==> inputs of run a <==
==> flow/design.v (excerpt) <==
module top (
	input sysclk,     
	input rst,        
	input button_in,
	input [15:0] student_id,
	output[3:0] D5_out,	
	output[3:0] D4_out,	
	output[3:0] D3_out,	
	output[3:0] D2_out,	
	output[3:0] D1_out		
);
wire tick500;
wire tick5s;
wire [15:0] curtime;
wire [15:0] curhash;
wire disp;
rtcClkDivider clkd(
	.sys_clk(sysclk),    
	.rst(rst),
	.tick_500Hz(tick500), 
	.tick_5s(tick5s)
	);
timekeeper timekep(
	.clk(sysclk),    
	.rst(rst),
	.en(tick5s),
	.cur_time(curtime)	
	);
hasher hs(
	.clk(sysclk),  
	.rst(rst),
	.en(tick5s),
	.cur_time(curtime),
	.student_id(student_id),
	.cur_hash(curhash)	
	);
buttonFsm button(
	.clk(sysclk),
	.rst(rst),
	.en(tick500),
	.button(button_in),    
	.stateful_button(disp)
	);
b16toBCD display(
	.to_display(curhash),
	.enable(disp),
	.D5(D5_out),	
	.D4(D4_out),
	.D3(D3_out),
	.D2(D2_out),
	.D1(D1_out)
	);
endmodule
export LEC_CHECK = 0
export CAP_MARGIN = 20
export CORE_MARGIN = 2
export CORE_UTILIZATION = 71
export CTS_CLUSTER_DIAMETER = 29
export SETUP_SLACK_MARGIN = 3.92
export SLEW_MARGIN = 20
export TNS_END_PERCENT = 5
create_clock -name core_clock -period 13.2 [get_ports {sysclk}]
run.sh (not shown) runs the stock make flow with config.mk's settings and CLKGATE_MAP_FILE=.
==> run b (differences from run a) <==
--- a/flow/config.mk
+++ b/flow/config.mk
@@ -9,6 +9,5 @@
 export CORE_MARGIN = 2
-export CORE_UTILIZATION = 71
-export CTS_CLUSTER_DIAMETER = 29
-export SETUP_SLACK_MARGIN = 3.92
+export CORE_UTILIZATION = 57
+export CTS_CLUSTER_DIAMETER = 365
+export CTS_CLUSTER_SIZE = 14
 export SLEW_MARGIN = 20
-export TNS_END_PERCENT = 5
==> flow/constraint.sdc (replaced) <==
create_clock -name core_clock -period 12.0 [get_ports {sysclk}]
set_input_delay 2.4000 -clock core_clock [delete_from_list [all_inputs] [get_ports {sysclk}]]
set_output_delay 2.4000 -clock core_clock [all_outputs]
set_load 0.01 [all_outputs]
==> run c (differences from run a) <==
--- a/flow/config.mk
+++ b/flow/config.mk
@@ -8,7 +8,7 @@
 export CAP_MARGIN = 20
+export CORE_ASPECT_RATIO = 0.5
 export CORE_MARGIN = 2
-export CORE_UTILIZATION = 71
-export CTS_CLUSTER_DIAMETER = 29
-export SETUP_SLACK_MARGIN = 3.92
+export CORE_UTILIZATION = 72
+export CTS_CLUSTER_DIAMETER = 397
+export CTS_CLUSTER_SIZE = 95
 export SLEW_MARGIN = 20
-export TNS_END_PERCENT = 5
==> flow/constraint.sdc (replaced) <==
create_clock -name core_clock -period 17.4 [get_ports {sysclk}]
set_input_delay 3.4800 -clock core_clock [delete_from_list [all_inputs] [get_ports {sysclk}]]
set_output_delay 3.4800 -clock core_clock [all_outputs]
set_load 0.01 [all_outputs]
==> run d (differences from run a) <==
==> flow/config.mk (replaced) <==
export PLATFORM = sky130hd
export DESIGN_NAME = top
export DESIGN_NICKNAME = top
export VERILOG_FILES = /design/flow/design.v
export SDC_FILE = /design/flow/constraint.sdc
export NUM_CORES = 4
export LEC_CHECK = 0
export ABC_AREA = 1
export CAP_MARGIN = 20
export CORE_MARGIN = 10
export CORE_UTILIZATION = 40
export GPL_ROUTABILITY_DRIVEN = 1
export GPL_TIMING_DRIVEN = 0
export SETUP_SLACK_MARGIN = 5.0
export SLEW_MARGIN = 20
==> flow/constraint.sdc (replaced) <==
create_clock -name core_clock -period 25.0 [get_ports {sysclk}]
set_input_delay 5.0000 -clock core_clock [delete_from_list [all_inputs] [get_ports {sysclk}]]
set_output_delay 5.0000 -clock core_clock [all_outputs]
set_load 0.01 [all_outputs]
==> comparison <==
- Run b finished with setup timing left. Run a ran to the end with violations: setup timing. Run c completed with no timing, DRC or antenna violations. Run d produced a clean layout.
- Sequential power: run c is smaller than run b (31%).
- The highest combinational power belongs to run a, the lowest to run d.
- Non-clock buffer count: run c < run d < run a < run b.
- In run c the setup slack is worse than in run d, by 5500 ps.
- The highest clock skew belongs to run b, the lowest to run c.

---

==> job 9150: inputs <==
==> flow/design.v <==
module rtcClkDivider (
	input sys_clk,
	input rst,
	output tick_500Hz,  
	output tick_5s      
);
reg [10:0]counter1;
reg [128:0] counter2;
parameter KEYCHANGE_PERIOD = 5 ;   
localparam [128:0] ctrl = KEYCHANGE_PERIOD*10;
always @(posedge sys_clk) begin
	if (rst) begin
		counter1 <= 0;
		counter2 <= 0;
	end
	else begin
		if (counter1==999) begin
			counter1 <=counter1+1;
		end
		else if (counter1==1999) begin
			counter1 <=0;
		end
		else begin
			counter1<=counter1+1;
		end
		if (counter2==(ctrl/2-1)) begin
			counter2 <=counter2+1;
		end
		else if (counter2==(ctrl-1)) begin
			counter2 <=0;
		end
		else begin
			counter2 <=counter2+1;
		end
	end
end
assign tick_500Hz = !rst && (counter1==999) ;
assign tick_5s = !rst && (counter2==(ctrl/2-1)) ;
endmodule
module timekeeper (
	input clk,     
	input rst,
	input en,
	output[15:0] cur_time	
);
reg [15:0] ct;
always @(posedge clk) begin
	if (rst) begin
		ct <= 0;
	end
	else if (en) begin
		if (ct==16'b1111111111111111) begin
			ct<=0;
		end
		else begin
			ct<=ct+1;
		end
	end
end
assign cur_time =ct ;
endmodule
module hasher (
	input clk,     
	input rst,
	input en,
	input [15:0] cur_time,
	input [15:0] student_id,
	output [15:0] cur_hash	
);
reg [31:0] prev_hash;
reg [15:0] curhash;
always @(*) begin
	prev_hash=cur_hash;
	prev_hash=(cur_time^student_id)-prev_hash;
	prev_hash=prev_hash*prev_hash;
	prev_hash=prev_hash>>8;
	prev_hash=prev_hash & 16'b1111111111111111;
end
always @(posedge clk) begin
	if (rst) begin
		curhash <= 0;
	end
	else if (en) begin
		curhash <= prev_hash[15:0];
	end
end
assign cur_hash = curhash ;
endmodule
module buttonFsm (
	input clk,
	input rst,
	input en,
	input button,    
	output stateful_button
);
reg sb;
reg [1:0] state;
always @(posedge clk) begin
	if (rst) begin
		state <= 0;
	end
	else if (en) begin
	case(state)
	0:
	begin
		if (button) begin
			state <=3;
		end
		else begin
			state <=0;	
		end	
	end
	1:
	begin
		if (button) begin
			state <=2;
		end
		else begin
			state <=1;	
		end	
	end
	2:
	begin
		if (button) begin
			state <=2;
		end
		else begin
			state <=0;	
		end	
	end
	3:
	begin
		if (button) begin
			state <=3;
		end
		else begin
			state <=1;	
		end	
	end
	default: begin
	end
	endcase
	end
end
always @(state or button) begin
	sb=0;
	case(state)
	0:
	begin
		if (button) begin
			sb=1;
		end
		else begin
			sb=0;	
		end	
	end
	1:
	begin
		if (button) begin
			sb=0;
		end
		else begin
			sb=1;	
		end	
	end
	2:
	begin
		if (button) begin
			sb=0;
		end
		else begin
			sb=0;
		end	
	end
	3:
	begin
		if (button) begin
			sb=1;
		end
		else begin
			sb=1;
		end	
	end
	default:
	 begin
	end
	endcase
end
assign stateful_button = sb ;
endmodule
module b16toBCD (
	input [15:0] to_display,
	input enable,
	output [3:0] D5,	
	output [3:0] D4,	
	output [3:0] D3,	
	output [3:0] D2,	
	output [3:0] D1	
);
	reg [15:0] temp;
	reg [3:0] t5;	
	reg [3:0] t4;
	reg [3:0] t3;
	reg [3:0] t2;
	reg [3:0] t1;
	always @(enable or to_display) begin
		temp = to_display ;
		if (enable==0) begin
			t5 = 4'b1111 ;
			t4 = 4'b1111 ;
			t3 = 4'b1111 ;
			t2 = 4'b1111 ;
			t1 = 4'b1111 ;
		end	
		else begin
			t1 = temp % 10 ;
			temp =temp/10 ;
			t2 = temp % 10 ;
			temp =temp/10 ;
			t3 = temp % 10 ;
			temp =temp/10 ;
			t4 = temp % 10 ;
			temp =temp/10 ;
			t5 = temp % 10 ;
		end
	end
	assign D5 =t5 ;
	assign D4 = t4 ;
	assign D3 = t3 ;
	assign D2 =  t2;
	assign D1 = t1 ;
endmodule
module top (
	input sysclk,     
	input rst,        
	input button_in,
	input [15:0] student_id,
	output[3:0] D5_out,	
	output[3:0] D4_out,	
	output[3:0] D3_out,	
	output[3:0] D2_out,	
	output[3:0] D1_out		
);
wire tick500;
wire tick5s;
wire [15:0] curtime;
wire [15:0] curhash;
wire disp;
rtcClkDivider clkd(
	.sys_clk(sysclk),    
	.rst(rst),
	.tick_500Hz(tick500), 
	.tick_5s(tick5s)
	);
timekeeper timekep(
	.clk(sysclk),    
	.rst(rst),
	.en(tick5s),
	.cur_time(curtime)	
	);
hasher hs(
	.clk(sysclk),  
	.rst(rst),
	.en(tick5s),
	.cur_time(curtime),
	.student_id(student_id),
	.cur_hash(curhash)	
	);
buttonFsm button(
	.clk(sysclk),
	.rst(rst),
	.en(tick500),
	.button(button_in),    
	.stateful_button(disp)
	);
b16toBCD display(
	.to_display(curhash),
	.enable(disp),
	.D5(D5_out),	
	.D4(D4_out),
	.D3(D3_out),
	.D2(D2_out),
	.D1(D1_out)
	);
endmodule
==> flow/run.sh <==
#!/bin/bash
# the make line also repeats each setting of config.mk as NAME=value (left out here)
make -C /OpenROAD-flow-scripts/flow DESIGN_CONFIG=/design/flow/config.mk WORK_HOME=/design/flow/orfs CLKGATE_MAP_FILE= finish
==> flow/config.mk <==
export PLATFORM = sky130hd
export DESIGN_NAME = top
export DESIGN_NICKNAME = top
export VERILOG_FILES = /design/flow/design.v
export SDC_FILE = /design/flow/constraint.sdc
export NUM_CORES = 4
export LEC_CHECK = 0
export CAP_MARGIN = 20
export CORE_MARGIN = 2
export CORE_UTILIZATION = 40
export CTS_CLUSTER_DIAMETER = 352
export PLACE_DENSITY_LB_ADDON = 0.17
export SLEW_MARGIN = 20
==> flow/constraint.sdc <==
create_clock -name core_clock -period 25.0 [get_ports {sysclk}]
set_input_delay 5.0000 -clock core_clock [delete_from_list [all_inputs] [get_ports {sysclk}]]
set_output_delay 5.0000 -clock core_clock [all_outputs]
set_load 0.01 [all_outputs]
==> inputs of job 2153, as changes to job 9150 <==
--- a/flow/config.mk
+++ b/flow/config.mk
@@ -7,2 +7,3 @@
 export LEC_CHECK = 0
+export ABC_AREA = 1
 export CAP_MARGIN = 20
@@ -10,4 +11,5 @@
 export CORE_UTILIZATION = 40
-export CTS_CLUSTER_DIAMETER = 352
-export PLACE_DENSITY_LB_ADDON = 0.17
+export CTS_CLUSTER_DIAMETER = 22
+export CTS_CLUSTER_SIZE = 98
+export SETUP_SLACK_MARGIN = -0.58
 export SLEW_MARGIN = 20
==> inputs of job 2092, as changes to job 9150 <==
--- a/flow/config.mk
+++ b/flow/config.mk
@@ -9,5 +9,4 @@
 export CORE_MARGIN = 2
-export CORE_UTILIZATION = 40
-export CTS_CLUSTER_DIAMETER = 352
-export PLACE_DENSITY_LB_ADDON = 0.17
+export CORE_UTILIZATION = 71
+export SETUP_SLACK_MARGIN = -0.02
 export SLEW_MARGIN = 20
==> flow/constraint.sdc (replaced) <==
create_clock -name core_clock -period 13.2 [get_ports {sysclk}]
set_input_delay 2.6400 -clock core_clock [delete_from_list [all_inputs] [get_ports {sysclk}]]
set_output_delay 2.6400 -clock core_clock [all_outputs]
set_load 0.01 [all_outputs]
==> impl_metrics.toml <==
# physical design summary
[outcome]
status = "finished clean"

[die]
row_count = 88

[finish]
logic_area_mm2 = 0.01842

[synth]
syn_avg_cell_area_um2 = 7.804

[grt]
use_met3_pct = 2.222
The numbers above come from job 9150.

==> impl_metrics.toml <==
# physical design summary
[outcome]
status = "finished with violations"
violations = "setup timing"

[grt]
use_met3_pct = 6.007

[timing]
finalSetupViolCount = 2
setup_ws_ps = -20.98

[die]
row_count = 66

[finish]
logic_area_mm2 = 0.01958
The numbers above come from job 2092.

==> impl_metrics.toml <==
# physical design summary
[finish]
logic_area_mm2 = 0.01684

[synth]
async_flop_share_pct = 0
syn_avg_cell_area_um2 = 6.615

[outcome]
status = "finished clean"

[grt]
grt_overflow = 0

[clock_tree]
clk_pin_slew_ps = 70
The numbers above come from job 2153.

Power is estimated from default activity; no workload was simulated.
